==> flow/constraint.sdc <==
create_clock -name core_clock -period 5.77 [get_ports {clk}]
set_input_delay 1.1540 -clock core_clock [delete_from_list [all_inputs] [get_ports {clk}]]
set_output_delay 1.1540 -clock core_clock [all_outputs]
set_load 0.01 [all_outputs]
==> flow/design.v <==
module ieee754multiplier (
    input logic clk, rst_n,
    input logic [31:0] a_i,
    input logic [31:0] b_i,
    input logic start_i,
    output logic done_o,
    output logic nan_o,
    output logic inifinit_o,
    output logic overflow_o,
    output logic underflow_o,
    output logic [31:0] product_o
);
typedef enum logic[1:0] {
    INITIAL_STATE = 2'b00,
    MULTIPLY_STEP = 2'b01,
    RESULT_VERIFICATION_STEP = 2'b10,
    DONE = 2'b11
} MULTIPLIER_FSM_STATE;
MULTIPLIER_FSM_STATE current_state;
logic [31:0] a_r, b_r;  
logic signal_a, signal_b;
logic [7:0] exponent_a, exponent_b;
logic [23:0] mantissa_a, mantissa_b;  
logic [47:0] mantissa_temp;
logic [9:0] exponent_temp;
logic [31:0] product_r;      
logic [1:0]  exponent_hi_r;  
always_comb begin : MULTIPLIER_COMB_BLOCK
    signal_a = a_r[31];  
    signal_b = b_r[31];  
    exponent_a = a_r[30:23];  
    exponent_b = b_r[30:23];  
    mantissa_a[23] = 1;
    mantissa_a[22:0] = a_r[22:0];   
    mantissa_b[23] = 1;
    mantissa_b[22:0] = b_r[22:0];   
    if (mantissa_a[22-:23] == 0 || mantissa_b[22-:23] == 0) begin  
        mantissa_temp = 0;  
        exponent_temp = 0;  
    end else begin
        mantissa_temp = mantissa_a * mantissa_b;  
        exponent_temp = exponent_a + exponent_b - 127;  
        if (mantissa_temp[47] == 1) begin  
            mantissa_temp = mantissa_temp >> 1;  
            exponent_temp = exponent_temp + 1;  
        end
    end
end
always_ff @(posedge clk, negedge rst_n) begin : MULTIPLIER_FF_BLOCK
    if(!rst_n) begin
        current_state <= INITIAL_STATE;
        a_r <= 32'b0;
        b_r <= 32'b0;
        product_r <= 32'b0;
        exponent_hi_r <= 2'b0;
        done_o <= 1'b0;
        nan_o <= 1'b0;
        inifinit_o <= 1'b0;
        overflow_o <= 1'b0;
        underflow_o <= 1'b0;
        product_o <= 32'b0;
    end else begin
        case (current_state)
            INITIAL_STATE, DONE: begin
                done_o <= 1'b0;
                if (start_i) begin
                    a_r <= a_i;
                    b_r <= b_i;
                    current_state <= MULTIPLY_STEP;
                end else begin
                    current_state <= INITIAL_STATE;
                end
            end
            MULTIPLY_STEP: begin
                product_r[31] <= signal_a ^ signal_b;  
                product_r[30:23] <= exponent_temp[7:0];  
                product_r[22:0] <= mantissa_temp[45:23];  
                exponent_hi_r <= exponent_temp[9:8];
                current_state <= RESULT_VERIFICATION_STEP;
            end
            RESULT_VERIFICATION_STEP: begin
                nan_o <= 1'b0;
                inifinit_o <= 1'b0;
                overflow_o <= 1'b0;
                underflow_o <= 1'b0;
                product_o <= product_r;
                if (product_r[30:23] == 8'hFF && product_r[22:0] != 23'b00) begin
                    nan_o <= 1'b1;
                    product_o <= 32'b00;
                end else if (product_r[30:23] == 8'b11111111 && product_r[22:0] == 23'b0) begin
                    inifinit_o <= 1'b1;
                end else if (exponent_hi_r[0] == 1'b1 || exponent_hi_r[1] == 1'b1) begin
                    overflow_o <= 1'b1;
                    product_o <= 32'h7FFFFFFF;
                end else if (product_r[30:23] == 8'b00000000) begin
                    underflow_o <= 1'b1;
                    product_o <= 32'b00;
                end
                done_o <= 1'b1;
                current_state <= DONE;
            end
        endcase
    end
end
endmodule
==> flow/run.sh <==
#!/bin/bash
# the make line also repeats each setting of config.mk as NAME=value (left out here)
make -C /OpenROAD-flow-scripts/flow DESIGN_CONFIG=/design/flow/config.mk WORK_HOME=/design/flow/orfs CLKGATE_MAP_FILE= finish
==> flow/config.mk <==
export PLATFORM = sky130hd
export DESIGN_NAME = ieee754multiplier
export DESIGN_NICKNAME = ieee754multiplier
export VERILOG_FILES = /design/flow/design.v
export SDC_FILE = /design/flow/constraint.sdc
export NUM_CORES = 4
export LEC_CHECK = 0
export CAP_MARGIN = 20
export CORE_MARGIN = 2
export CORE_UTILIZATION = 70
export CTS_CLUSTER_DIAMETER = 80
export HOLD_SLACK_MARGIN = -0.1
export SETUP_SLACK_MARGIN = 1.66
export SLEW_MARGIN = 20
==> results_dict.tcl, run 1 <==
# yosys + openroad results
set metrics [dict create \
    endpoint_kind "register" \
    clk-insertion-delay-late_ns 0.46 \
    criticalPathCategory "reg2reg" \
    crit_required_ns 6.03 \
    edf_count 0 \
    yosys_cells 2692 \
    synth-simple-area-share_pct 15.18 \
    crit_buf_inv 9 \
    route.detailed.drc 0 \
    top_cells_by_count "661 x inv_1, 482 x fa_1, 313 x nand2_1, 237 x and2_1, 185 x ha_1" \
    worstRegToRegCells 25 \
    skew_ns 0.01744 \
    synth_cell_types 66 \
    place_inst 3423 \
    syn_area_um2 24770 \
    fin_crit_sh_pct 124.1 \
    violations "setup timing" \
    crit_cells 25 \
    synth_area_leader_cell "fa_1" \
    reg2reg_to "product_r[1]" \
    timing.reg2reg.setup_slack_ns -1.39 \
    wl_per_cell_um 22.17 \
    die_h_um 192.1 \
    layout.nets 3788 \
    warning_count 32 \
    ctsRootBufferMaster "clkbuf_16" \
    min_delay_worst_endpoint "nan_o" \
    cp-start-kind "register" \
    avgSynthCellArea_um2 9.200 \
    grt_pass1_vias 22910 \
    hp-start "nan_o" \
    ys_sh_aoi_pct 5.264 \
    ys.flop_type "dfrtp_1" \
    fin_cells 3528 \
    clock_sinks 139 \
    r2r_start "a_r[6]" \
    cts_buffers 17 \
    critical-path-top-delay-family "adder cells" \
    synthAdderAreaFrac_pct 48.31 \
    io_pins 104 \
    cp_slowest_stage_delay_ns 0.56 \
    ys_area_um2 24770 \
    fin_ws_ns -1.393 \
    die_area_um2 36900 \
    ys.flops 139 \
    grt_setup_unrepaired "yes" \
    syn2layout_area_growth_pct 23.51 \
    syn_nets 3426 \
    hp-class "reg2reg" \
    xor_share_pct 1.344 \
    h-tree-depth 4 \
    synth_top_area_share_pct 38.96 \
    async_flop_share_pct 100.0 \
    grt_max_degree 58 \
    synth.mux.area_fraction_pct 3.562 \
    topCombFamilyByArea "adder cells" \
    path_common_cell "fa_1" \
    drtIter0Drc 1894 \
    row_count 68 \
    area_leaders "fa_1 39%, dfrtp_1 14%, inv_1 10%" \
    hold_depth 1 \
    route.vias.total 21040 \
    grt_pass1_wl_um 120300 \
    slowest_stage "fa_1" \
    coreArea_um2 34710 \
    clk_path_buf_depth 2 \
    antenna_found_initial 5 \
    fin_tns_setup_ns -42.70 \
    port_buffers 103 \
    postRouteAntennaNets 0 \
    initial_utilization_pct 71.35 \
    wirelength_um 78200 \
    cap_violations 0 \
    maxSlewHeadroom_pct 33.90 \
    grtUsageTotal_pct 44.14 \
    status "finished with violations" \
    crit_path_end "product_r[1]" \
    worstPathMaxFanout 8 \
    dpl.hpwl_um 57700 \
    die_width_um 192.1 \
    hold_violations 0 \
    slew_violations 0 \
    worst_pin_slew_ns 0.9891 \
    cts_hold_buf 0 \
    most_common_cell "inv_1" \
    setup_violations 33 \
    dr.pass1.iters 5 \
    synth_cells 2692 \
    yosysWarnings 1 \
    fmax_ghz 0.1396 \
    period_needed_ns 7.163 \
    gp_congestion 0.9804 \
    crit_arrival_ns 7.43 \
    cts_tree "yes" \
    clkTransAtPathRegs_ns 0.07 \
    yosysSeqAreaShare_pct 14.05 \
    grt_overflow 0 \
    via_per_inst 5.963 \
    critPathLaunch "a_r[6]" \
]
metrics by stage:
step / util (%) / instance area [µm²] / hold slack, ns / worst slack [ns]
3_3_place_gp: 82.62 / 28680 / 0.4623 / -1.524
2_1_floorplan: - / 25520 / 0.3662 / -0.7400
6_report: 88.12 / 30590 / 0.4856 / -1.393
5_1_grt: 88.10 / 30580 / 0.5149 / -1.465
4_1_cts: 86.91 / 30170 / 0.4862 / -1.230
3_5_place_dp: 82.62 / 28680 / 0.4707 / -1.592
layout make-up:
class,count,area [µm²]
Antenna cell,6,15.01
Clock buffer,18,439.2
Clock inverter,14,138.9
Fill cell,1700,4124
Inverter,663,2490
Multi-Input combinational cell,1759,19140
Sequential cell,139,3531
Tap cell,455,569.3
Timing Repair Buffer,474,4262
routing by layer:
metal,vias up,GRT usage (%),routed length (µm)
li1,8824,-,-
met1,10480,49.93,26000
met2,1264,73.13,38320
met3,467,10.76,7508
met4,4,32.35,6344
met5,-,0,27
what timing repair did:
item	CTS	global route
pin swaps	60	46
cloned	1	1
endpoints found under the setup margin	33	33
setup buffers	48	17
gates resized	114	60
==> run 2, diff against run 1 <==
CAP_MARGIN = 15   (was 20)
CTS_CLUSTER_DIAMETER = unset   (was 80)
CTS_CLUSTER_SIZE = 36   (was unset)
SETUP_SLACK_MARGIN = 1.75   (was 1.66)
clock period = 6.07 ns   (was 5.77 ns; I/O delays follow)
==> run 2 against run 1 <==
Still fails the layout checks on setup timing. Critical path type unchanged. First-iteration DRC count down 0.58%. Die size unchanged. Register-to-register slack better by 0.29 ns. Flip-flop count unchanged. Area after synthesis unchanged. Sequential share of layout area up 0.060 points. Maximum frequency down 0.20%.
==> results_dict.tcl, run 2 <==
# yosys + openroad results
set metrics [dict create \
    status "finished with violations" \
    violations "setup timing" \
    die_area_um2 36900 \
    ys.flops 139 \
    place_ws_ns -1.146 \
    grtUsageTotal_pct 43.66 \
    top_cells_by_count "661 x inv_1, 482 x fa_1, 313 x nand2_1, 237 x and2_1, 185 x ha_1" \
    ys_area_um2 24770 \
    syn2layout_area_growth_pct 22.57 \
    r2r_start "a_r[22]" \
    clkTransAtPathRegs_ns 0.07 \
    clk_path_buf_depth 2 \
    async_flop_share_pct 100.0 \
    cp-start-kind "register" \
    placed_area_um2 28670 \
    critical-path-top-delay-family "adder cells" \
    fin_ws_ns -1.108 \
    synth_cells 2692 \
    setup_violations 33 \
    synth_cell_types 66 \
    place_inst 3420 \
    min_delay_worst_endpoint "done_o" \
    most_common_cell "inv_1" \
    route.vias.total 21170 \
    grt_max_degree 95 \
    cts_buffers 17 \
    crit_buf_inv 8 \
    criticalPathCategory "reg2reg" \
    synth_area_leader_cell "fa_1" \
    xor_share_pct 1.344 \
    final_design_area_no_fill_um2 30360 \
    syn_area_um2 24770 \
    hold_depth 1 \
    crit_arrival_ns 7.47 \
    yosys_cells 2692 \
    syn_nets 3426 \
    synthAdderAreaFrac_pct 48.31 \
    drtIter0Drc 1883 \
    postRouteAntennaNets 0 \
    dr.pass1.iters 6 \
    route.detailed.drc 0 \
    period_needed_ns 7.178 \
    yosysWarnings 1 \
    coreArea_um2 34710 \
    die_h_um 192.1 \
    die_width_um 192.1 \
    crit_path_end "product_r[25]" \
    wirelength_um 78820 \
    worst_pin_slew_ns 1.040 \
    grt_overflow 0 \
    fmax_ghz 0.1393 \
    worstRegToRegCells 26 \
    synth_top_area_share_pct 38.96 \
    port_buffers 103 \
    cts_tree "yes" \
    antenna_found_initial 4 \
    via_per_inst 6.021 \
    io_pins 104 \
    critPathLaunch "a_r[22]" \
    topCombFamilyByArea "adder cells" \
    yosysSeqAreaShare_pct 14.05 \
    ys_sh_aoi_pct 5.264 \
    gp_congestion 0.9875 \
    area_leaders "fa_1 39%, dfrtp_1 14%, inv_1 10%" \
    crit_required_ns 6.36 \
    endpoint_kind "register" \
    hp-class "reg2reg" \
    fin_cells 3515 \
    initial_utilization_pct 71.35 \
    grt_pass1_vias 22900 \
    synth.mux.area_fraction_pct 3.562 \
    clock_sinks 139 \
    layout.nets 3779 \
    grt_setup_unrepaired "yes" \
    clk-insertion-delay-late_ns 0.47 \
    reg2reg_to "product_r[25]" \
    cap_violations 0 \
    h-tree-depth 4 \
    ctsRootBufferMaster "clkbuf_16" \
    crit_cells 26 \
    edf_count 0 \
    slew_violations 0 \
    synth-simple-area-share_pct 15.18 \
    wl_per_cell_um 22.42 \
    grt_pass1_wl_um 119300 \
    slowest_stage "fa_1" \
    row_count 68 \
    hp-start "done_o" \
    cp_slowest_stage_delay_ns 0.60 \
    timing.reg2reg.setup_slack_ns -1.11 \
    worstPathMaxFanout 7 \
    avgSynthCellArea_um2 9.200 \
    fin_crit_sh_pct 118.2 \
    fin_util_pct 87.45 \
    maxSlewHeadroom_pct 30.41 \
    path_common_cell "fa_1" \
    skew_ns 0.02456 \
    cts_hold_buf 0 \
    warning_count 32 \
    hold_violations 0 \
    ys.flop_type "dfrtp_1" \
    dpl.hpwl_um 58380 \
]
## run 2: layout make-up
type / instances / area, µm²
Fill cell: 1742 / 4357
Timing Repair Buffer: 465 / 4173
Inverter: 663 / 2494
Sequential cell: 139 / 3522
Antenna cell: 3 / 7.507
Tap cell: 455 / 569.3
Multi-Input combinational cell: 1759 / 19010
Clock buffer: 17 / 425.4
Clock inverter: 14 / 151.4
## run 2: layer usage
metal  track usage, %  vias up  wire length, µm
met5                0        -              109
met2            72.55     1324            38280
li1                 -     8785                -
met3            11.46      483             7994
met1            48.60    10570            25490
met4            32.09        6             6942
## run 2: timing repair
| action | in CTS | in global routing |
|---|---|---|
| hold endpoints to repair | 0 | 0 |
| gates cloned | 2 | 1 |
| setup buffers | 38 | 20 |
| resized | 65 | 79 |
| pin swaps | 27 | 46 |
| endpoints found under the setup margin | 33 | 33 |
## run 2: stage by stage
stage               hold WS, ns  TNS (ns)
floorplan                0.3662    -10.75
global route             0.5197    -39.43
finish                   0.4843    -33.68
detailed placement       0.4796    -32.24
CTS                      0.4893    -27.33
global placement         0.4616    -28.83
==> run 3, diff against run 2 <==
CAP_MARGIN = 10   (was 15)
CORE_UTILIZATION = 72   (was 70)
CTS_CLUSTER_SIZE = 47   (was 36)
HOLD_SLACK_MARGIN = unset   (was -0.1)
MAX_ROUTING_LAYER = met4   (was unset)
PLACE_DENSITY = 0.65   (was unset)
SETUP_SLACK_MARGIN = 1.51   (was 1.75)
clock period = 5.2 ns   (was 6.07 ns; I/O delays follow)
==> run 3 against run 2 <==
The run now fails in 5_1_grt. Die size down 2.7%. Synthesized cell count did not move. Area after synthesis unchanged.
==> results_dict.tcl, run 3 <==
# flow metrics
set metrics [dict create \
    status "aborted with a tool error" \
    stop_stage "5_1_grt" \
    toolErrorMsg "[ERROR GRT-0232] Routing congestion too high. Check the congestion heatmap in the GUI." \
    placed_area_um2 28940 \
    ctsRootBufferMaster "clkbuf_16" \
    die_width_um 189.5 \
    synth_area_leader_cell "fa_1" \
    area_leaders "fa_1 39%, dfrtp_1 14%, inv_1 10%" \
    synth_cell_types 66 \
    grtUsageTotal_pct 62.44 \
    coreArea_um2 33700 \
    clock_sinks 139 \
    syn_area_um2 24770 \
    dpl.hpwl_um 60820 \
    cts_buffers 17 \
    ys_area_um2 24770 \
    row_count 67 \
    edf_count 0 \
    initial_utilization_pct 73.49 \
    synth_top_area_share_pct 38.96 \
    most_common_cell "inv_1" \
    ys_sh_aoi_pct 5.264 \
    avgSynthCellArea_um2 9.200 \
    ys.flop_type "dfrtp_1" \
    synth.mux.area_fraction_pct 3.562 \
    yosysSeqAreaShare_pct 14.05 \
    syn_nets 3426 \
    yosysWarnings 1 \
    top_cells_by_count "661 x inv_1, 482 x fa_1, 313 x nand2_1, 237 x and2_1, 185 x ha_1" \
    h-tree-depth 4 \
    gp_congestion 0.9825 \
    async_flop_share_pct 100.0 \
    grt_overflow 2 \
    place_ws_ns -2.081 \
    die_h_um 189.5 \
    port_buffers 103 \
    die_area_um2 35900 \
    yosys_cells 2692 \
    io_pins 104 \
    ys.flops 139 \
    xor_share_pct 1.344 \
    clk_path_buf_depth 2 \
    synthAdderAreaFrac_pct 48.31 \
    synth_cells 2692 \
    topCombFamilyByArea "adder cells" \
    synth-simple-area-share_pct 15.18 \
]
-- run 3: per-layer routing --
layer  track usage [%]  GRT overflow
met1             62.77             0
met2             87.36             1
met3             32.18             0
met4             57.60             1
met5                 -             -
-- run 3: timing repair --
action | 4_1_cts
cloned | 3
resized | 110
hold buffers | 0
setup endpoints to repair | 33
buffers inserted | 48
pin swaps | 46
-- run 3: metrics by stage --
step | instances | util [%] | hold slack [ns] | setup TNS, ns
floorplan | 2692 | - | 0.3662 | -39.46
global placement | 3448 | 85.86 | 0.4622 | -59.11
detailed placement | 3448 | 85.86 | 0.4659 | -63.46
CTS | 3530 | 90.16 | 0.4810 | -55.61
==> run 4, diff against run 3 <==
CAP_MARGIN = 15   (was 10)
CELL_PAD_IN_SITES_DETAIL_PLACEMENT = 2   (was unset)
CORE_UTILIZATION = 52   (was 72)
CTS_CLUSTER_SIZE = 46   (was 47)
GPL_ROUTABILITY_DRIVEN = 1   (was unset)
GPL_TIMING_DRIVEN = 0   (was unset)
MAX_ROUTING_LAYER = unset   (was met4)
MIN_ROUTING_LAYER = met1   (was unset)
PLACE_DENSITY = unset   (was 0.65)
PLACE_DENSITY_LB_ADDON = 0.16   (was unset)
SETUP_SLACK_MARGIN = 0.06   (was 1.51)
TNS_END_PERCENT = 60   (was unset)
clock period = 5.3 ns   (was 5.2 ns; I/O delays follow)
==> run 4 against run 3 <==
The flow stops in 3_5_place_dp. Area after synthesis stayed put. Synthesized cell count stayed put. Die size is 38% higher.
==> results_dict.tcl, run 4 <==
# flow metrics
set metrics [dict create \
    ys_area_um2 24770 \
    synth.mux.area_fraction_pct 3.562 \
    synth_cell_types 66 \
    synthAdderAreaFrac_pct 48.31 \
    status "aborted with a tool error" \
    syn_area_um2 24770 \
    syn_nets 3426 \
    xor_share_pct 1.344 \
    ys.flop_type "dfrtp_1" \
    coreArea_um2 46750 \
    synth_cells 2692 \
    synth_area_leader_cell "fa_1" \
    row_count 79 \
    synth_top_area_share_pct 38.96 \
    most_common_cell "inv_1" \
    initial_utilization_pct 52.97 \
    topCombFamilyByArea "adder cells" \
    edf_count 0 \
    yosys_cells 2692 \
    port_buffers 103 \
    die_width_um 222.2 \
    ys_sh_aoi_pct 5.264 \
    io_pins 104 \
    top_cells_by_count "661 x inv_1, 482 x fa_1, 313 x nand2_1, 237 x and2_1, 185 x ha_1" \
    gp_congestion 1.013 \
    die_h_um 222.2 \
    area_leaders "fa_1 39%, dfrtp_1 14%, inv_1 10%" \
    ys.flops 139 \
    async_flop_share_pct 100.0 \
    die_area_um2 49390 \
    synth-simple-area-share_pct 15.18 \
    stop_stage "3_5_place_dp" \
    avgSynthCellArea_um2 9.200 \
    yosysSeqAreaShare_pct 14.05 \
    yosysWarnings 1 \
    toolErrorMsg "[ERROR DPL-0033] detailed placement checks failed during check placement." \
]
==> run 4: metrics by stage <==
stage                   cells  setup slack (ns)  area [µm²]  setup TNS (ns)
after floorplan          2692            -1.210       25460          -36.18
after global placement   3402            -2.975       27250         -418.37
==> run 5, diff against run 4 <==
ABC_AREA = 1   (was unset)
CAP_MARGIN = 20   (was 15)
CELL_PAD_IN_SITES_DETAIL_PLACEMENT = unset   (was 2)
CORE_UTILIZATION = 40   (was 52)
CTS_CLUSTER_SIZE = unset   (was 46)
GPL_ROUTABILITY_DRIVEN = 0   (was 1)
GPL_TIMING_DRIVEN = unset   (was 0)
HOLD_SLACK_MARGIN = 0.19   (was unset)
MIN_ROUTING_LAYER = unset   (was met1)
PLACE_DENSITY_LB_ADDON = unset   (was 0.16)
SETUP_SLACK_MARGIN = -0.9   (was 0.06)
TNS_END_PERCENT = 35   (was 60)
clock period = 9.0 ns   (was 5.3 ns; I/O delays follow)
==> run 5 against run 4 <==
The run now finishes clean. Die size increased by 38%. Area after synthesis increased by 7.1%. Synthesized cell count increased by 32%.
==> results_dict.tcl, run 5 <==
# yosys + openroad results
set metrics [dict create \
    grt_setup_unrepaired "no" \
    warning_count 27 \
    setup_violations 0 \
    cts_setup_buffers 0 \
    edf_count 0 \
    ys_area_um2 26510 \
    criticalPathCategory "reg2reg" \
    yosys_cells 3564 \
    slowest_stage "dfrtp_1" \
    crit_cells 29 \
    layout.nets 4303 \
    hp-class "reg2reg" \
    area_leaders "fa_1 36%, nand2_1 16%, inv_1 14%" \
    grt_pass1_vias 22190 \
    xor_share_pct 0.3964 \
    hold_violations 0 \
    ys.flops 139 \
    hp-start "current_state[1]" \
    crit_required_ns 9.31 \
    cts_hold_buf 0 \
    slew_violations 0 \
    antenna_found_initial 0 \
    synth.mux.area_fraction_pct 0 \
    cp_slowest_stage_delay_ns 0.95 \
    synth_area_leader_cell "fa_1" \
    critical-path-top-delay-family "adder cells" \
    via_per_inst 4.768 \
    fin_crit_sh_pct 81.00 \
    avgSynthCellArea_um2 7.439 \
    path_common_cell "inv_1" \
    synth_cell_types 41 \
    initial_utilization_pct 40.33 \
    clk_path_buf_depth 2 \
    worstRegToRegCells 29 \
    fmax_ghz 0.1372 \
    cts.repair.resized 0 \
    dr.pass1.iters 5 \
    async_flop_share_pct 100.0 \
    cts_buffers 17 \
    crit_arrival_ns 7.60 \
    syn2layout_area_growth_pct 8.876 \
    synth_top_area_share_pct 36.39 \
    min_delay_worst_endpoint "current_state[3]" \
    synth_cells 3564 \
    yosysSeqAreaShare_pct 13.12 \
    critPathLaunch "a_r[13]" \
    status "no timing/DRC/antenna violations" \
    worstPathMaxFanout 29 \
    synthAdderAreaFrac_pct 45.12 \
    period_needed_ns 7.290 \
    wl_per_cell_um 16.03 \
    grtUsageTotal_pct 22.11 \
    timing.reg2reg.setup_slack_ns 1.71 \
    drtIter0Drc 1453 \
    coreArea_um2 65750 \
    topCombFamilyByArea "adder cells" \
    die_width_um 261.5 \
    reg2reg_to "product_r[2]" \
    crit_path_end "product_r[2]" \
    port_buffers 103 \
    clkTransAtPathRegs_ns 0.07 \
    clock_sinks 139 \
    hold_depth 0 \
    die_h_um 261.5 \
    ys.flop_type "dfrtp_1" \
    route.detailed.drc 0 \
    clk-insertion-delay-late_ns 0.45 \
    route.vias.total 21210 \
    io_pins 104 \
    crit_buf_inv 8 \
    r2r_start "a_r[13]" \
    cts_tree "yes" \
    syn_nets 4298 \
    ctsRootBufferMaster "clkbuf_16" \
    endpoint_kind "register" \
    row_count 94 \
    cp-start-kind "register" \
    grt_overflow 0 \
    top_cells_by_count "1,149 x nand2_1, 1,001 x inv_1, 482 x fa_1, 185 x ha_1, 145 x clkbuf_1" \
    cap_violations 0 \
    skew_ns 0.01702 \
    ys_sh_aoi_pct 3.393 \
    worst_hold_slack_ns 0.4719 \
    dpl.hpwl_um 57930 \
    yosysWarnings 1 \
    syn_area_um2 26510 \
    grt_max_degree 84 \
    maxSlewHeadroom_pct 27.28 \
    h-tree-depth 4 \
    die_area_um2 68360 \
    fin_tns_setup_ns 0 \
    synth-simple-area-share_pct 21.24 \
    grt_pass1_wl_um 118800 \
    most_common_cell "nand2_1" \
    postRouteAntennaNets 0 \
    worst_pin_slew_ns 1.091 \
    wirelength_um 71270 \
]
[run 5: per-stage QoR]
stage / cells / area (µm²) / utilization, % / setup slack, ns
3_3_place_gp: 4413 / 28280 / 43.02 / 1.745
4_1_cts: 4445 / 28850 / 43.88 / 1.649
2_1_floorplan: 3564 / 26510 / - / 2.651
3_5_place_dp: 4413 / 28280 / 43.02 / 1.703
5_1_grt: 4446 / 28870 / 43.90 / 1.286
6_report: 4447 / 28870 / 43.91 / 1.710
[run 5: layer usage]
metal / routed length [µm] / vias to the layer above / GRT usage, %
li1: - / 10140 / -
met1: 34030 / 10490 / 32.58
met2: 32210 / 513 / 34.95
met3: 4187 / 55 / 3.378
met4: 842 / 0 / 3.630
met5: 0 / - / 0
[run 5: area by class of cell]
class                      instances  area (µm²)
antenna                            1       2.502
clock buffer                      19       432.9
clock inverter                    13       132.6
fill                            6679       36880
inverter                        1011        3795
multi-input combinational       2257       18600
sequential                       139        3483
tap                              864        1081
timing repair buffer             143        1340
==> run 6, diff against run 5 <==
ABC_AREA = unset   (was 1)
CAP_MARGIN = 40   (was 20)
CELL_PAD_IN_SITES_DETAIL_PLACEMENT = 0   (was unset)
CORE_ASPECT_RATIO = 0.93   (was unset)
CORE_UTILIZATION = 68   (was 40)
CTS_CLUSTER_DIAMETER = 298   (was unset)
CTS_CLUSTER_SIZE = 14   (was unset)
GPL_ROUTABILITY_DRIVEN = unset   (was 0)
GPL_TIMING_DRIVEN = 1   (was unset)
HOLD_SLACK_MARGIN = unset   (was 0.19)
MAX_ROUTING_LAYER = met4   (was unset)
SETUP_SLACK_MARGIN = 1.16   (was -0.9)
SLEW_MARGIN = 25   (was 20)
TNS_END_PERCENT = unset   (was 35)
clock period = 14.2 ns   (was 9.0 ns; I/O delays follow)
==> run 6 against run 5 <==
Worst hold slack better by 0.015 ns. Highest routed layer unchanged. Critical endpoint is now exponent_hi_r[1]. Design area is 6.6% lower. First-iteration DRC count rose by 6.7%. Global-route usage up 17 points. Via count fell by 12%. Still clean on timing, DRC and antenna. Area after synthesis decreased by 6.6%. Clock-buffer cell count down 2. Routed wire length down 5.2%.
==> results_dict.tcl, run 6 <==
# yosys + openroad results
set metrics [dict create \
    cp-start-kind "register" \
    reg2reg_to "exponent_hi_r[1]" \
    clock_sinks 139 \
    cts_setup_buffers 0 \
    crit_arrival_ns 8.51 \
    clkTransAtPathRegs_ns 0.08 \
    ctsRootBufferMaster "clkbuf_16" \
    syn_area_um2 24770 \
    grtUsageTotal_pct 39.00 \
    hold_violations 0 \
    final_design_area_no_fill_um2 26950 \
    cap_violations 0 \
    grt_setup_unrepaired "no" \
    maxSlewHeadroom_pct 44.04 \
    port_buffers 103 \
    yosysWarnings 1 \
    clk-insertion-delay-late_ns 0.45 \
    gp_congestion 1.088 \
    avgSynthCellArea_um2 9.200 \
    synth_cells 2692 \
    drtIter0Drc 1550 \
    antenna_found_initial 0 \
    ys_area_um2 24770 \
    die_width_um 201.9 \
    cts.repair.resized 0 \
    area_leaders "fa_1 39%, dfrtp_1 14%, inv_1 10%" \
    top_cells_by_count "661 x inv_1, 482 x fa_1, 313 x nand2_1, 237 x and2_1, 185 x ha_1" \
    syn2layout_area_growth_pct 8.831 \
    synth_cell_types 66 \
    cts_hold_buf 0 \
    critical-path-top-delay-family "adder cells" \
    top_layer "met4" \
    warning_count 29 \
    met2_length_um 32100 \
    yosysSeqAreaShare_pct 14.05 \
    endpoint_kind "register" \
    hold_depth 1 \
    grt_pass1_vias 20540 \
    fmax_ghz 0.1221 \
    synth.mux.area_fraction_pct 3.562 \
    crit_buf_inv 8 \
    fin_tns_setup_ns 0 \
    crit_path_end "exponent_hi_r[1]" \
    worstPathMaxFanout 28 \
    ys_sh_aoi_pct 5.264 \
    status "no timing/DRC/antenna violations" \
    fin_crit_sh_pct 57.70 \
    route.vias.total 18750 \
    worstRegToRegCells 26 \
    coreArea_um2 35960 \
    layout.nets 3469 \
    antenna_cells 0 \
    cts_tree "yes" \
    min_delay_worst_endpoint "done_o" \
    criticalPathCategory "reg2reg" \
    async_flop_share_pct 100.0 \
    skew_ns 0.01987 \
    fillers 2645 \
    critPathLaunch "b_r[8]" \
    synth_top_area_share_pct 38.96 \
    die_area_um2 37960 \
    via_per_inst 5.804 \
    slowest_stage "dfrtp_1" \
    row_count 67 \
    topCombFamilyByArea "adder cells" \
    placed_area_um2 26300 \
    wl_per_cell_um 20.90 \
    crit_required_ns 14.52 \
    path_common_cell "fa_1" \
    syn_nets 3426 \
    edf_count 0 \
    setup_violations 0 \
    most_common_cell "inv_1" \
    crit_cells 26 \
    initial_utilization_pct 68.87 \
    clk_path_buf_depth 2 \
    grt_pass1_wl_um 109100 \
    hp-start "done_o" \
    dr.pass1.iters 7 \
    grt_overflow 0 \
    ys.flop_type "dfrtp_1" \
    cp_slowest_stage_delay_ns 0.79 \
    slew_violations 0 \
    route.detailed.drc 0 \
    place_inst 3196 \
    synth_area_leader_cell "fa_1" \
    wirelength_um 67540 \
    synthAdderAreaFrac_pct 48.31 \
    postRouteAntennaNets 0 \
    xor_share_pct 1.344 \
    period_needed_ns 8.193 \
    die_h_um 188.0 \
    yosys_cells 2692 \
    dpl.hpwl_um 52100 \
    drt-met1-wl_um 25730 \
    r2r_start "b_r[8]" \
    synth-simple-area-share_pct 15.18 \
    cts_buffers 17 \
    ys.flops 139 \
    io_pins 104 \
    wl_met3_um 5768 \
    h-tree-depth 4 \
    hp-class "reg2reg" \
    grt_max_degree 79 \
    worst_pin_slew_ns 0.8394 \
    fin_cells 3231 \
    timing.reg2reg.setup_slack_ns 6.01 \
]
## run 6: routing by layer
metal	global-route usage, %	up-vias
met5	-	-
met3	7.004	254
met4	19.51	0
li1	-	8164
met2	61.29	882
met1	49.06	9452
## run 6: cell type report
type                       instances  area (µm²)  area share (%)
clock buffer                      17       425.4           1.578
clock inverter                    15       186.4          0.6917
inverter                         663        2489           9.233
multi-input combinational       1758       18260           67.75
sequential                       139        3480           12.91
tap                              483       604.3           2.242
timing repair buffer             156        1508           5.594
## run 6: metrics by stage
stage	setup slack, ns	util, %	hold slack [ns]
3_5_place_dp	6.128	73.13	0.4749
6_report	6.007	74.95	0.4872
5_1_grt	5.658	74.95	0.5162
3_3_place_gp	6.370	72.79	0.4616
4_1_cts	6.117	74.83	0.4909
2_1_floorplan	7.197	-	0.3662
==> run 7, diff against run 6 <==
CAP_MARGIN = 20   (was 40)
CELL_PAD_IN_SITES_DETAIL_PLACEMENT = unset   (was 0)
CORE_ASPECT_RATIO = unset   (was 0.93)
CORE_UTILIZATION = 70   (was 68)
CTS_CLUSTER_DIAMETER = unset   (was 298)
CTS_CLUSTER_SIZE = 36   (was 14)
GPL_TIMING_DRIVEN = unset   (was 1)
HOLD_SLACK_MARGIN = -0.1   (was unset)
MAX_ROUTING_LAYER = unset   (was met4)
SETUP_SLACK_MARGIN = unset   (was 1.16)
SLEW_MARGIN = 20   (was 25)
clock period = 7.03 ns   (was 14.2 ns; I/O delays follow)
==> run 7 against run 6 <==
The layout now fails its checks (setup timing). Core utilization is 12 points higher. Flip-flop count stayed put. Maximum frequency is 16% higher. Worst setup slack worse by 6.1 ns. Synthesized cell count stayed put.
==> results_dict.tcl, run 7 <==
# yosys + openroad results
set metrics [dict create \
    ys_area_um2 24770 \
    syn_area_um2 24770 \
    route.vias.total 20680 \
    path_common_cell "fa_1" \
    ys.flop_type "dfrtp_1" \
    dr.pass1.iters 6 \
    cts_tree "yes" \
    grt_max_degree 75 \
    worst_hold_slack_ns 0.4958 \
    die_width_um 192.1 \
    worst_pin_slew_ns 1.043 \
    hp-start "done_o" \
    syn2layout_area_growth_pct 21.32 \
    die_h_um 192.1 \
    cap_violations 0 \
    synth_top_area_share_pct 38.96 \
    clkTransAtPathRegs_ns 0.07 \
    cp-start-kind "register" \
    synth-simple-area-share_pct 15.18 \
    slowest_stage "fa_1" \
    critical-path-top-delay-family "adder cells" \
    postRouteAntennaNets 0 \
    ys.flops 139 \
    yosysWarnings 1 \
    cp_slowest_stage_delay_ns 0.54 \
    worstRegToRegCells 24 \
    comb_area_um2 19050 \
    fillers 1817 \
    cts_buffers 17 \
    critPathLaunch "a_r[21]" \
    crit_required_ns 7.31 \
    path_cells "buf_4, buf_4, and2_1, fa_1, inv_1, fa_1, fa_1, inv_1, fa_1, fa_1, ha_1, ha_1, ha_1, a21oi_1, o21ai_1, a221oi_1, o21ai_0, a41o_1, a22o_4, buf_12, buf_4, nor4_4, xnor2_1, o22ai_1" \
    fmax_ghz 0.1412 \
    place_ws_ns -0.3100 \
    xor_share_pct 1.344 \
    io_pins 104 \
    grt_setup_unrepaired "yes" \
    status "finished with violations" \
    fin_ws_ns -0.05331 \
    worstPathMaxFanout 13 \
    initial_utilization_pct 71.35 \
    place_inst 3368 \
    syn_nets 3426 \
    edf_count 0 \
    fin_util_pct 86.56 \
    fin_crit_sh_pct 100.8 \
    crit_arrival_ns 7.36 \
    dpl.hpwl_um 59870 \
    crit_buf_inv 6 \
    hold_violations 0 \
    synth_area_leader_cell "fa_1" \
    port_buffers 103 \
    row_count 68 \
    clk-insertion-delay-late_ns 0.45 \
    grt_pass1_wl_um 118700 \
    period_needed_ns 7.083 \
    ys_sh_aoi_pct 5.264 \
    avgSynthCellArea_um2 9.200 \
    yosys_cells 2692 \
    slew_violations 0 \
    antenna_found_initial 5 \
    coreArea_um2 34710 \
    die_area_um2 36900 \
    reg2reg_to "exponent_hi_r[1]" \
    violations "setup timing" \
    layout.nets 3713 \
    wirelength_um 77870 \
    grt_overflow 0 \
    fin_cells 3449 \
    criticalPathCategory "reg2reg" \
    hold_depth 1 \
    topCombFamilyByArea "adder cells" \
    top_cells_by_count "661 x inv_1, 482 x fa_1, 313 x nand2_1, 237 x and2_1, 185 x ha_1" \
    wl_per_cell_um 22.58 \
    drtIter0Drc 1976 \
    clk_path_buf_depth 2 \
    synth_cells 2692 \
    final_design_area_no_fill_um2 30050 \
    crit_path_end "exponent_hi_r[1]" \
    hp-class "reg2reg" \
    async_flop_share_pct 100.0 \
    via_per_inst 5.995 \
    gp_congestion 1.009 \
    yosysSeqAreaShare_pct 14.05 \
    synth.mux.area_fraction_pct 3.562 \
    crit_cells 24 \
    route.detailed.drc 0 \
    maxSlewHeadroom_pct 30.32 \
    skew_ns 0.01244 \
    layout.area.seq_um2 3511 \
    endpoint_kind "register" \
    warning_count 31 \
    ctsRootBufferMaster "clkbuf_16" \
    most_common_cell "inv_1" \
    area_leaders "fa_1 39%, dfrtp_1 14%, inv_1 10%" \
    grt_pass1_vias 22100 \
    h-tree-depth 4 \
    timing.reg2reg.setup_slack_ns -0.05 \
    min_delay_worst_endpoint "done_o" \
    placed_area_um2 27940 \
    setup_violations 3 \
    synth_cell_types 66 \
    fin_tns_setup_ns -0.1406 \
    r2r_start "a_r[21]" \
    grtUsageTotal_pct 43.52 \
    synthAdderAreaFrac_pct 48.31 \
    clock_sinks 139 \
]
run 7: area by class of cell:
class / instances / share of cell area [%]
multi-input combinational: 1759 / 63.41
timing repair buffer: 399 / 12.73
sequential: 139 / 11.68
inverter: 663 / 8.286
tap: 455 / 1.895
clock buffer: 17 / 1.416
clock inverter: 15 / 0.5621
antenna: 2 / 0.01666
run 7: layer usage:
layer	vias to the layer above	global-route usage, %	wire [µm]
met5	-	0	22
met4	4	28.30	6259
met3	416	10.18	7818
met2	1275	71.11	36950
met1	10320	51.94	26830
li1	8660	-	-
run 7: repair_timing:
action / in CTS / in global routing
setup buffers: 26 / 15
hold buffers: 0 / 0
endpoints found under the setup margin: 33 / 33
resized: 76 / 145
gates cloned: 0 / 5
pin swaps: 26 / 73
==> run 8, diff against run 7 <==
CAP_MARGIN = 40   (was 20)
CELL_PAD_IN_SITES_DETAIL_PLACEMENT = 0   (was unset)
CORE_ASPECT_RATIO = 0.93   (was unset)
CORE_UTILIZATION = 72   (was 70)
CTS_CLUSTER_DIAMETER = 246   (was unset)
CTS_CLUSTER_SIZE = 21   (was 36)
GPL_TIMING_DRIVEN = 1   (was unset)
HOLD_SLACK_MARGIN = -0.07   (was -0.1)
MAX_ROUTING_LAYER = met4   (was unset)
PLACE_DENSITY = 0.35   (was unset)
SETUP_SLACK_MARGIN = 1.98   (was unset)
SLEW_MARGIN = 25   (was 20)
TNS_END_PERCENT = 15   (was unset)
clock period = 7.45 ns   (was 7.03 ns; I/O delays follow)
==> run 8 against run 7 <==
The run now finishes clean. Maximum frequency is 2.3% lower. Sequential share of layout area is 0.58 points higher. First-iteration DRC count is 9.0% higher. Clock skew is 0.014 ns higher. Critical path depth is 1 higher. Area after synthesis stayed put. Routed wire length is 2.3% lower. Register-to-register slack better by 0.25 ns. Design area is 3.6% lower. Critical endpoint is now product_r[0]. Largest cell class unchanged. Highest routed layer is now met4.
==> results_dict.tcl, run 8 <==
# yosys + openroad results
set metrics [dict create \
    status "no timing/DRC/antenna violations" \
    use_met3_pct 12.54 \
    slowest_stage "fa_2" \
    worstRegToRegCells 25 \
    yosysSeqAreaShare_pct 14.05 \
    skew_ns 0.02694 \
    ys_sh_aoi_pct 5.264 \
    use_met1_pct 57.46 \
    initial_utilization_pct 73.03 \
    wl_per_cell_um 22.89 \
    synth_cell_types 66 \
    route.vias.total 20210 \
    fin_crit_sh_pct 97.36 \
    layout.area.seq_um2 3551 \
    cts_buffers 17 \
    clk_path_buf_depth 2 \
    clkTransAtPathRegs_ns 0.08 \
    xor_share_pct 1.344 \
    die_area_um2 35900 \
    cap_violations 0 \
    topCombFamilyByArea "adder cells" \
    syn_area_um2 24770 \
    antenna_found_initial 5 \
    comb_area_um2 18980 \
    port_buffers 103 \
    synth_cells 2692 \
    die_h_um 182.9 \
    met2_usage_pct 69.55 \
    top_cells_by_count "661 x inv_1, 482 x fa_1, 313 x nand2_1, 237 x and2_1, 185 x ha_1" \
    syn_nets 3426 \
    criticalPathCategory "reg2reg" \
    fillers 1868 \
    fmax_ghz 0.1379 \
    timing.reg2reg.setup_slack_ns 0.20 \
    busiest_layer "met2" \
    dpl.hpwl_um 56730 \
    drtIter0Drc 2154 \
    yosys_cells 2692 \
    row_count 65 \
    synth-simple-area-share_pct 15.18 \
    grt_pass1_wl_um 120000 \
    h-tree-depth 4 \
    most_common_cell "inv_1" \
    avgSynthCellArea_um2 9.200 \
    dr.pass1.iters 6 \
    grtUsageTotal_pct 45.98 \
    coreArea_um2 33910 \
    warning_count 32 \
    layout.nets 3605 \
    ys_area_um2 24770 \
    ys.flop_type "dfrtp_1" \
    postRouteAntennaNets 0 \
    synthAdderAreaFrac_pct 48.31 \
    setup_violations 0 \
    cp-start-kind "register" \
    crit_arrival_ns 7.55 \
    via_per_inst 6.080 \
    die_width_um 196.3 \
    edf_count 0 \
    maxSlewHeadroom_pct 43.65 \
    syn2layout_area_growth_pct 16.90 \
    cts_hold_buf 0 \
    place_ws_ns -0.05679 \
    slew_violations 0 \
    grt_max_degree 53 \
    fin_tns_setup_ns 0 \
    place_inst 3199 \
    cp_slowest_stage_delay_ns 0.62 \
    min_delay_worst_endpoint "nan_o" \
    crit_required_ns 7.74 \
    wirelength_um 76070 \
    hold_depth 1 \
    crit_path_end "product_r[0]" \
    r2r_start "a_r[5]" \
    crit_buf_inv 8 \
    grt_overflow 0 \
    reg2reg_to "product_r[0]" \
    ctsRootBufferMaster "clkbuf_16" \
    area_leaders "fa_1 39%, dfrtp_1 14%, inv_1 10%" \
    clk-insertion-delay-late_ns 0.46 \
    hp-start "nan_o" \
    path_common_cell "fa_1" \
    yosysWarnings 1 \
    gp_congestion 1.003 \
    period_needed_ns 7.253 \
    io_pins 104 \
    worstPathMaxFanout 6 \
    critical-path-top-delay-family "adder cells" \
    crit_cells 25 \
    fin_ws_ns 0.1967 \
    synth_area_leader_cell "fa_1" \
    critPathLaunch "a_r[5]" \
    ys.flops 139 \
    worst_pin_slew_ns 0.8413 \
    clock_sinks 139 \
    route.detailed.drc 0 \
    synth.mux.area_fraction_pct 3.562 \
    cts_tree "yes" \
    synth_top_area_share_pct 38.96 \
    grt_setup_unrepaired "yes" \
    grt_pass1_vias 21880 \
    endpoint_kind "register" \
    hold_violations 0 \
    hp-class "reg2reg" \
    worst_hold_slack_ns 0.5036 \
    async_flop_share_pct 100.0 \
    fin_cells 3324 \
]
## run 8: metal layers
metal | routed length (µm) | part of all wire (%) | vias up
met4 | 4876 | 6.4 | 0
met3 | 9300 | 12 | 358
met2 | 34080 | 45 | 1369
li1 | - | - | 8440
met1 | 27810 | 37 | 10040
met5 | 0 | 0 | -
## run 8: final cells by class
class,instances,area share (%)
Antenna cell,5,0.04322
Clock buffer,17,1.469
Clock inverter,15,0.6007
Inverter,663,8.600
Multi-Input combinational cell,1759,65.56
Sequential cell,139,12.27
Tap cell,435,1.880
Timing Repair Buffer,291,9.586
## run 8: what timing repair did
action / 4_1_cts / 5_1_grt
setup endpoints to repair: 33 / 33
resized: 118 / 33
setup buffers: 68 / 15
gates cloned: 3 / 0
pin swaps: 69 / 30
## run 8: stage by stage
step,cell area (µm²),utilization [%]
2_1_floorplan,25430,-
3_5_place_dp,26930,79.41
5_1_grt,28950,85.37
3_3_place_gp,26860,79.21
6_report,28950,85.37
4_1_cts,28650,84.48
==> run 9, diff against run 8 <==
CAP_MARGIN = 20   (was 40)
CELL_PAD_IN_SITES_DETAIL_PLACEMENT = 2   (was 0)
CELL_PAD_IN_SITES_GLOBAL_PLACEMENT = 3   (was unset)
CORE_ASPECT_RATIO = unset   (was 0.93)
CORE_UTILIZATION = 50   (was 72)
CTS_CLUSTER_DIAMETER = 92   (was 246)
CTS_CLUSTER_SIZE = 90   (was 21)
GPL_ROUTABILITY_DRIVEN = 0   (was unset)
GPL_TIMING_DRIVEN = unset   (was 1)
HOLD_SLACK_MARGIN = unset   (was -0.07)
MAX_ROUTING_LAYER = unset   (was met4)
PLACE_DENSITY = unset   (was 0.35)
SETUP_SLACK_MARGIN = unset   (was 1.98)
SLEW_MARGIN = 20   (was 25)
TNS_END_PERCENT = unset   (was 15)
clock period = 12.3 ns   (was 7.45 ns; I/O delays follow)
==> run 9 against run 8 <==
The run now fails in 4_1_cts. Area after synthesis is the same. Synthesized cell count is the same. Die size grew 43%.
==> results_dict.tcl, run 9 <==
# flow metrics
set metrics [dict create \
    xor_share_pct 1.344 \
    synth-simple-area-share_pct 15.18 \
    area_leaders "fa_1 39%, dfrtp_1 14%, inv_1 10%" \
    edf_count 0 \
    stop_stage "4_1_cts" \
    syn_area_um2 24770 \
    async_flop_share_pct 100.0 \
    place_ws_ns 3.745 \
    yosysSeqAreaShare_pct 14.05 \
    coreArea_um2 48950 \
    most_common_cell "inv_1" \
    synth_area_leader_cell "fa_1" \
    toolErrorMsg "[ERROR DPL-0033] detailed placement checks failed during check placement." \
    synth_cells 2692 \
    ys.flop_type "dfrtp_1" \
    port_buffers 103 \
    yosys_cells 2692 \
    avgSynthCellArea_um2 9.200 \
    topCombFamilyByArea "adder cells" \
    syn_nets 3426 \
    initial_utilization_pct 50.59 \
    die_width_um 226.6 \
    row_count 81 \
    ys_area_um2 24770 \
    top_cells_by_count "661 x inv_1, 482 x fa_1, 313 x nand2_1, 237 x and2_1, 185 x ha_1" \
    ys.flops 139 \
    synth_top_area_share_pct 38.96 \
    synthAdderAreaFrac_pct 48.31 \
    dpl.hpwl_um 83300 \
    die_h_um 226.6 \
    synth.mux.area_fraction_pct 3.562 \
    io_pins 104 \
    die_area_um2 51330 \
    status "aborted with a tool error" \
    synth_cell_types 66 \
    yosysWarnings 1 \
    ys_sh_aoi_pct 5.264 \
    placed_area_um2 26430 \
]
-- run 9: metrics by stage --
| stage | hold slack [ns] | instances |
|---|---|---|
| floorplan | 0.3662 | 2692 |
| detailed placement | 0.4760 | 3372 |
| global placement | 0.4632 | 3371 |
==> run 10, diff against run 9 <==
CAP_MARGIN = 40   (was 20)
CELL_PAD_IN_SITES_DETAIL_PLACEMENT = 0   (was 2)
CELL_PAD_IN_SITES_GLOBAL_PLACEMENT = unset   (was 3)
CORE_ASPECT_RATIO = 0.93   (was unset)
CORE_UTILIZATION = 58   (was 50)
CTS_CLUSTER_DIAMETER = 308   (was 92)
CTS_CLUSTER_SIZE = 96   (was 90)
GPL_ROUTABILITY_DRIVEN = unset   (was 0)
GPL_TIMING_DRIVEN = 1   (was unset)
MAX_ROUTING_LAYER = met5   (was unset)
PLACE_DENSITY = 0.41   (was unset)
SLEW_MARGIN = 25   (was 20)
TNS_END_PERCENT = 25   (was unset)
clock period = 9.79 ns   (was 12.3 ns; I/O delays follow)
==> run 10 against run 9 <==
The run now finishes clean. Synthesized cell count is the same. Die size shrank 14%. Area after synthesis is the same.
==> results_dict.tcl, run 10 <==
# yosys + openroad results
set metrics [dict create \
    path_cells "buf_4, inv_1, nor2_1, fa_1, fa_1, inv_1, fa_1, fa_1, inv_1, fa_1, fa_1, inv_1, fa_1, inv_1, ha_1, a21oi_1, o21ai_0, a31oi_1, nand4_1, a41o_1, a22o_1, nor4_1, xnor2_1, o22ai_1" \
    postRouteAntennaNets 0 \
    syn_nets 3426 \
    warning_count 29 \
    grt_pass1_wl_um 111300 \
    comb_area_um2 18260 \
    cts.repair.resized 0 \
    cts_buffers 17 \
    path_common_cell "fa_1" \
    edf_count 0 \
    worstPathMaxFanout 17 \
    crit_required_ns 10.11 \
    fin_crit_sh_pct 86.35 \
    avgSynthCellArea_um2 9.200 \
    slowest_stage "dfrtp_1" \
    reg2reg_to "exponent_hi_r[1]" \
    crit_buf_inv 6 \
    fin_cells 3316 \
    crit_cells 24 \
    crit_arrival_ns 8.77 \
    h-tree-depth 4 \
    top_cells_by_count "661 x inv_1, 482 x fa_1, 313 x nand2_1, 237 x and2_1, 185 x ha_1" \
    die_width_um 218.3 \
    yosysSeqAreaShare_pct 14.05 \
    critical-path-top-delay-family "adder cells" \
    setup_violations 0 \
    cts_hold_buf 0 \
    xor_share_pct 1.344 \
    initial_utilization_pct 59.12 \
    route.vias.total 18460 \
    via_per_inst 5.567 \
    clk_path_buf_depth 2 \
    synth_cell_types 66 \
    die_h_um 203.3 \
    hold_depth 1 \
    timing.reg2reg.setup_slack_ns 1.34 \
    fmax_ghz 0.1183 \
    antenna_found_initial 1 \
    clock_sinks 139 \
    cap_violations 0 \
    min_delay_worst_endpoint "nan_o" \
    grtUsageTotal_pct 33.36 \
    synth-simple-area-share_pct 15.18 \
    topCombFamilyByArea "adder cells" \
    grt_setup_unrepaired "no" \
    status "no timing/DRC/antenna violations" \
    synth_area_leader_cell "fa_1" \
    hp-class "reg2reg" \
    synthAdderAreaFrac_pct 48.31 \
    cts_setup_buffers 0 \
    cp-start-kind "register" \
    slew_violations 0 \
    ys_sh_aoi_pct 5.264 \
    clkTransAtPathRegs_ns 0.07 \
    synth.mux.area_fraction_pct 3.562 \
    async_flop_share_pct 100.0 \
    ys_area_um2 24770 \
    hold_violations 0 \
    cp_slowest_stage_delay_ns 0.73 \
    layout.area.seq_um2 3481 \
    dpl.hpwl_um 55920 \
    synth_top_area_share_pct 38.96 \
    layout.nets 3481 \
    fillers 3530 \
    critPathLaunch "a_r[22]" \
    io_pins 104 \
    r2r_start "a_r[22]" \
    period_needed_ns 8.453 \
    skew_ns 0.01707 \
    crit_path_end "exponent_hi_r[1]" \
    yosys_cells 2692 \
    grt_max_degree 89 \
    cts_tree "yes" \
    area_leaders "fa_1 39%, dfrtp_1 14%, inv_1 10%" \
    yosysWarnings 1 \
    die_area_um2 44370 \
    coreArea_um2 41890 \
    endpoint_kind "register" \
    ctsRootBufferMaster "clkbuf_16" \
    most_common_cell "inv_1" \
    criticalPathCategory "reg2reg" \
    hp-start "nan_o" \
    maxSlewHeadroom_pct 39.82 \
    ys.flop_type "dfrtp_1" \
    drtIter0Drc 1265 \
    ys.flops 139 \
    place_inst 3275 \
    clk-insertion-delay-late_ns 0.46 \
    port_buffers 103 \
    row_count 72 \
    worstRegToRegCells 24 \
    syn_area_um2 24770 \
    syn2layout_area_growth_pct 10.11 \
    grt_pass1_vias 19940 \
    worst_pin_slew_ns 0.9027 \
    fin_tns_setup_ns 0 \
    gp_congestion 0.9959 \
    wirelength_um 69800 \
    dr.pass1.iters 5 \
    wl_per_cell_um 21.05 \
    grt_overflow 0 \
    route.detailed.drc 0 \
    synth_cells 2692 \
]
run 10: final cells by class:
| class | count | share of cell area, % |
|---|---|---|
| antenna | 1 | 0.009176 |
| clock buffer | 17 | 1.560 |
| inverter | 663 | 9.126 |
| multi-input combinational | 1758 | 66.97 |
| timing repair buffer | 168 | 6.300 |
| tap | 555 | 2.546 |
| clock inverter | 15 | 0.7295 |
| sequential | 139 | 12.76 |
run 10: through the flow:
step	hold slack, ns	utilization (%)	cell area [µm²]	setup WS (ns)
5_1_grt	0.5128	65.09	27270	0.8382
2_1_floorplan	0.3662	-	24770	2.787
3_5_place_dp	0.4670	63.29	26510	1.463
4_1_cts	0.4822	64.78	27130	1.510
3_3_place_gp	0.4605	62.77	26300	1.470
6_report	0.4761	65.10	27270	1.337
run 10: per-layer routing:
metal  wire length [µm]  track usage [%]  vias up
met1              28620            44.57     9388
met4               2846            12.27        0
met2              33260            54.27      716
li1                   -                -     8195
met3               5066            6.652      160
met5                  0                0        -
==> run 11, diff against run 10 <==
CAP_MARGIN = 0   (was 40)
CELL_PAD_IN_SITES_DETAIL_PLACEMENT = unset   (was 0)
CORE_ASPECT_RATIO = unset   (was 0.93)
CORE_UTILIZATION = 72   (was 58)
CTS_CLUSTER_DIAMETER = unset   (was 308)
CTS_CLUSTER_SIZE = unset   (was 96)
GPL_TIMING_DRIVEN = unset   (was 1)
MAX_ROUTING_LAYER = unset   (was met5)
PLACE_DENSITY = unset   (was 0.41)
SETUP_SLACK_MARGIN = 2.11   (was unset)
SLEW_MARGIN = 20   (was 25)
TNS_END_PERCENT = unset   (was 25)
clock period = 7.66 ns   (was 9.79 ns; I/O delays follow)
==> run 11 against run 10 <==
Sequential share of layout area down 0.97 points. Flip-flop count unchanged. Still clean. Core utilization up 25 points. Critical path type unchanged. Critical path depth unchanged. Design area up 11%. Die size down 19%. Worst setup slack worse by 0.94 ns. Cell count up 3.2%.
==> results_dict.tcl, run 11 <==
# yosys + openroad results
set metrics [dict create \
    synth-simple-area-share_pct 15.18 \
    synth.mux.area_fraction_pct 3.562 \
    clkTransAtPathRegs_ns 0.08 \
    worstRegToRegCells 24 \
    grt_overflow 0 \
    clk-insertion-delay-late_ns 0.48 \
    path_common_cell "fa_1" \
    layout.nets 3682 \
    via_per_inst 6.553 \
    row_count 67 \
    synth_cell_types 66 \
    r2r_start "a_r[13]" \
    async_flop_share_pct 100.0 \
    criticalPathCategory "reg2reg" \
    yosysWarnings 1 \
    fin_crit_sh_pct 94.85 \
    grt_setup_unrepaired "yes" \
    worst_pin_slew_ns 1.091 \
    crit_path_end "exponent_hi_r[0]" \
    warning_count 33 \
    postRouteAntennaNets 0 \
    ctsRootBufferMaster "clkbuf_16" \
    fmax_ghz 0.1376 \
    status "no timing/DRC/antenna violations" \
    yosys_cells 2692 \
    cap_violations 0 \
    critPathLaunch "a_r[13]" \
    crit_required_ns 7.94 \
    skew_ns 0.02905 \
    hold_depth 1 \
    grt_pass1_wl_um 133000 \
    ys_area_um2 24770 \
    avgSynthCellArea_um2 9.200 \
    path_cells "buf_12, buf_4, and2_1, fa_1, inv_1, fa_1, fa_1, fa_1, fa_1, inv_1, fa_1, ha_1, ha_2, a21oi_1, o21ai_1, a21oi_1, o21ai_1, a41o_1, a22o_4, buf_12, buf_12, nor4_4, xnor2_1, o22ai_1" \
    synth_cells 2692 \
    io_pins 104 \
    initial_utilization_pct 73.49 \
    dpl.hpwl_um 54610 \
    syn_area_um2 24770 \
    period_needed_ns 7.265 \
    yosysSeqAreaShare_pct 14.05 \
    antenna_found_initial 11 \
    clk_path_buf_depth 2 \
    cp_slowest_stage_delay_ns 0.71 \
    top_cells_by_count "661 x inv_1, 482 x fa_1, 313 x nand2_1, 237 x and2_1, 185 x ha_1" \
    hp-class "reg2reg" \
    drtIter0Drc 2937 \
    crit_arrival_ns 7.55 \
    grtUsageTotal_pct 50.46 \
    maxSlewHeadroom_pct 27.30 \
    cp-start-kind "register" \
    h-tree-depth 4 \
    critical-path-top-delay-family "adder cells" \
    die_area_um2 35900 \
    gp_congestion 0.9782 \
    fin_tns_setup_ns 0 \
    die_h_um 189.5 \
    coreArea_um2 33700 \
    ys.flops 139 \
    most_common_cell "inv_1" \
    min_delay_worst_endpoint "nan_o" \
    xor_share_pct 1.344 \
    ys.flop_type "dfrtp_1" \
    ys_sh_aoi_pct 5.264 \
    synth_top_area_share_pct 38.96 \
    topCombFamilyByArea "adder cells" \
    cts_buffers 17 \
    worst_hold_slack_ns 0.4921 \
    syn2layout_area_growth_pct 22.51 \
    dr.pass1.iters 12 \
    setup_violations 0 \
    endpoint_kind "register" \
    grt_pass1_vias 23920 \
    timing.reg2reg.setup_slack_ns 0.39 \
    port_buffers 103 \
    wl_per_cell_um 26.85 \
    slowest_stage "fa_1" \
    grt_max_degree 73 \
    crit_cells 24 \
    edf_count 0 \
    slew_violations 0 \
    cts_tree "yes" \
    hp-start "nan_o" \
    worstPathMaxFanout 8 \
    die_width_um 189.5 \
    fin_ws_ns 0.3947 \
    route.detailed.drc 0 \
    crit_buf_inv 6 \
    syn_nets 3426 \
    route.vias.total 22420 \
    reg2reg_to "exponent_hi_r[0]" \
    hold_violations 0 \
    clock_sinks 139 \
    place_ws_ns 0.2701 \
    wirelength_um 91850 \
    synthAdderAreaFrac_pct 48.31 \
    synth_area_leader_cell "fa_1" \
    area_leaders "fa_1 39%, dfrtp_1 14%, inv_1 10%" \
]
[run 11: final cells by class]
type	count	area, µm²
clock inverters	15	193.9
multi-input cells	1759	19330
inverters	663	2515
fillers	1434	3358
clock buffers	17	425.4
flip-flops and latches	139	3580
well taps	448	560.5
diodes	12	30.03
repair buffers	368	3706
[run 11: per-layer routing]
layer	global-route usage (%)	wire length, µm	part of all wire (%)
met1	54.56	27280	30
met2	76.61	40010	44
met3	22.37	13830	15
met4	41.26	10420	11
met5	2.198	317	0.35
[run 11: repair_timing]
item	in CTS	in global routing
pin swaps	86	58
resized	226	131
endpoints found under the setup margin	33	33
gates cloned	3	1
hold buffers	0	0
setup buffers	148	28
[run 11: through the flow]
step / area (µm²) / utilization, % / cells
after global routing: 30320 / 89.96 / 3411
after CTS: 29620 / 87.89 / 3379
after global placement: 26830 / 79.62 / 3196
after detailed placement: 26830 / 79.62 / 3196
after floorplan: 25520 / - / 2692
final: 30340 / 90.03 / 3421
==> run 12, diff against run 11 <==
CAP_MARGIN = 20   (was 0)
CORE_UTILIZATION = 28   (was 72)
SETUP_SLACK_MARGIN = unset   (was 2.11)
clock period = 13.5 ns   (was 7.66 ns; I/O delays follow)
==> run 12 against run 11 <==
Still clean. Design area is 8.7% lower. Flip-flop count stayed put. Register-to-register slack better by 4.8 ns. Critical path depth is 2 higher. Area after synthesis stayed put. Synthesized cell count stayed put. Maximum frequency is 12% lower.
==> results_dict.tcl, run 12 <==
# yosys + openroad results
set metrics [dict create \
    drtIter0Drc 1211 \
    route.detailed.drc 0 \
    synth_cells 2692 \
    initial_utilization_pct 28.15 \
    dr.pass1.iters 8 \
    ys.flops 139 \
    fillers 9185 \
    row_count 109 \
    grtUsageTotal_pct 15.45 \
    place_inst 3876 \
    crit_required_ns 13.80 \
    status "no timing/DRC/antenna violations" \
    period_needed_ns 8.288 \
    yosysWarnings 1 \
    hold_violations 0 \
    crit_arrival_ns 8.58 \
    slowest_stage "dfrtp_1" \
    r2r_start "b_r[8]" \
    gp_congestion 0.8900 \
    cts_setup_buffers 0 \
    antenna_cells 0 \
    crit_cells 26 \
    edf_count 0 \
    path_common_cell "fa_1" \
    reg2reg_to "exponent_hi_r[0]" \
    clk_path_buf_depth 2 \
    xor_share_pct 1.344 \
    via_per_inst 4.633 \
    worst_pin_slew_ns 1.098 \
    fin_ws_ns 5.212 \
    layout.nets 3464 \
    fin_tns_setup_ns 0 \
    grt_pass1_wl_um 108500 \
    cts.repair.resized 0 \
    route.vias.total 18110 \
    hp-class "reg2reg" \
    slew_violations 0 \
    synth.mux.area_fraction_pct 3.562 \
    clock_sinks 139 \
    wl_per_cell_um 17.28 \
    cp_slowest_stage_delay_ns 0.84 \
    top_cells_by_count "661 x inv_1, 482 x fa_1, 313 x nand2_1, 237 x and2_1, 185 x ha_1" \
    grt_max_degree 84 \
    warning_count 27 \
    coreArea_um2 87970 \
    synth_area_leader_cell "fa_1" \
    min_delay_worst_endpoint "nan_o" \
    die_width_um 301.4 \
    cts_hold_buf 0 \
    hp-start "nan_o" \
    fmax_ghz 0.1207 \
    grt_pass1_vias 19270 \
    crit_buf_inv 8 \
    die_h_um 301.4 \
    cts_buffers 17 \
    dpl.hpwl_um 52220 \
    yosysSeqAreaShare_pct 14.05 \
    endpoint_kind "register" \
    wirelength_um 67510 \
    synth_top_area_share_pct 38.96 \
    async_flop_share_pct 100.0 \
    io_pins 104 \
    cp-start-kind "register" \
    syn_area_um2 24770 \
    ctsRootBufferMaster "clkbuf_16" \
    worstPathMaxFanout 28 \
    clkTransAtPathRegs_ns 0.08 \
    criticalPathCategory "reg2reg" \
    grt_setup_unrepaired "no" \
    antenna_found_initial 1 \
    worstRegToRegCells 26 \
    cts_tree "yes" \
    area_leaders "fa_1 39%, dfrtp_1 14%, inv_1 10%" \
    critPathLaunch "b_r[8]" \
    h-tree-depth 4 \
    place_ws_ns 5.312 \
    clk-insertion-delay-late_ns 0.47 \
    postRouteAntennaNets 0 \
    die_area_um2 90850 \
    ys.flop_type "dfrtp_1" \
    timing.reg2reg.setup_slack_ns 5.21 \
    port_buffers 103 \
    synth-simple-area-share_pct 15.18 \
    skew_ns 0.02216 \
    fin_crit_sh_pct 61.39 \
    synthAdderAreaFrac_pct 48.31 \
    syn2layout_area_growth_pct 11.83 \
    most_common_cell "inv_1" \
    yosys_cells 2692 \
    setup_violations 0 \
    grt_overflow 0 \
    syn_nets 3426 \
    fin_cells 3908 \
    topCombFamilyByArea "adder cells" \
    synth_cell_types 66 \
    cap_violations 0 \
    avgSynthCellArea_um2 9.200 \
    hold_depth 1 \
    maxSlewHeadroom_pct 26.79 \
    crit_path_end "exponent_hi_r[0]" \
    ys_area_um2 24770 \
    critical-path-top-delay-family "adder cells" \
    ys_sh_aoi_pct 5.264 \
]
## run 12: routing by layer
metal	vias to the layer above	global-route usage [%]	share of wire, %
met5	-	0	0
met4	0	4.288	2.6
met3	107	2.687	6.5
met2	542	25.91	48
met1	9293	20.44	43
li1	8163	-	-
## run 12: per-stage QoR
step / cell area (µm²) / hold WS [ns] / utilization (%)
6_report: 27700 / 0.4812 / 31.49
5_1_grt: 27700 / 0.5174 / 31.49
4_1_cts: 27700 / 0.4873 / 31.49
3_5_place_dp: 27070 / 0.4708 / 30.78
3_3_place_gp: 27070 / 0.4611 / 30.78
2_1_floorplan: 24770 / 0.3662 / -
## run 12: layout make-up
| cell class | count | area (µm²) | share of cell area (%) |
|---|---|---|---|
| repair buffers | 151 | 1393 | 5.028 |
| clock buffers | 17 | 425.4 | 1.536 |
| inverters | 663 | 2489 | 8.985 |
| well taps | 1165 | 1458 | 5.263 |
| flip-flops and latches | 139 | 3480 | 12.56 |
| clock inverters | 15 | 196.4 | 0.7092 |
| multi-input cells | 1758 | 18260 | 65.92 |
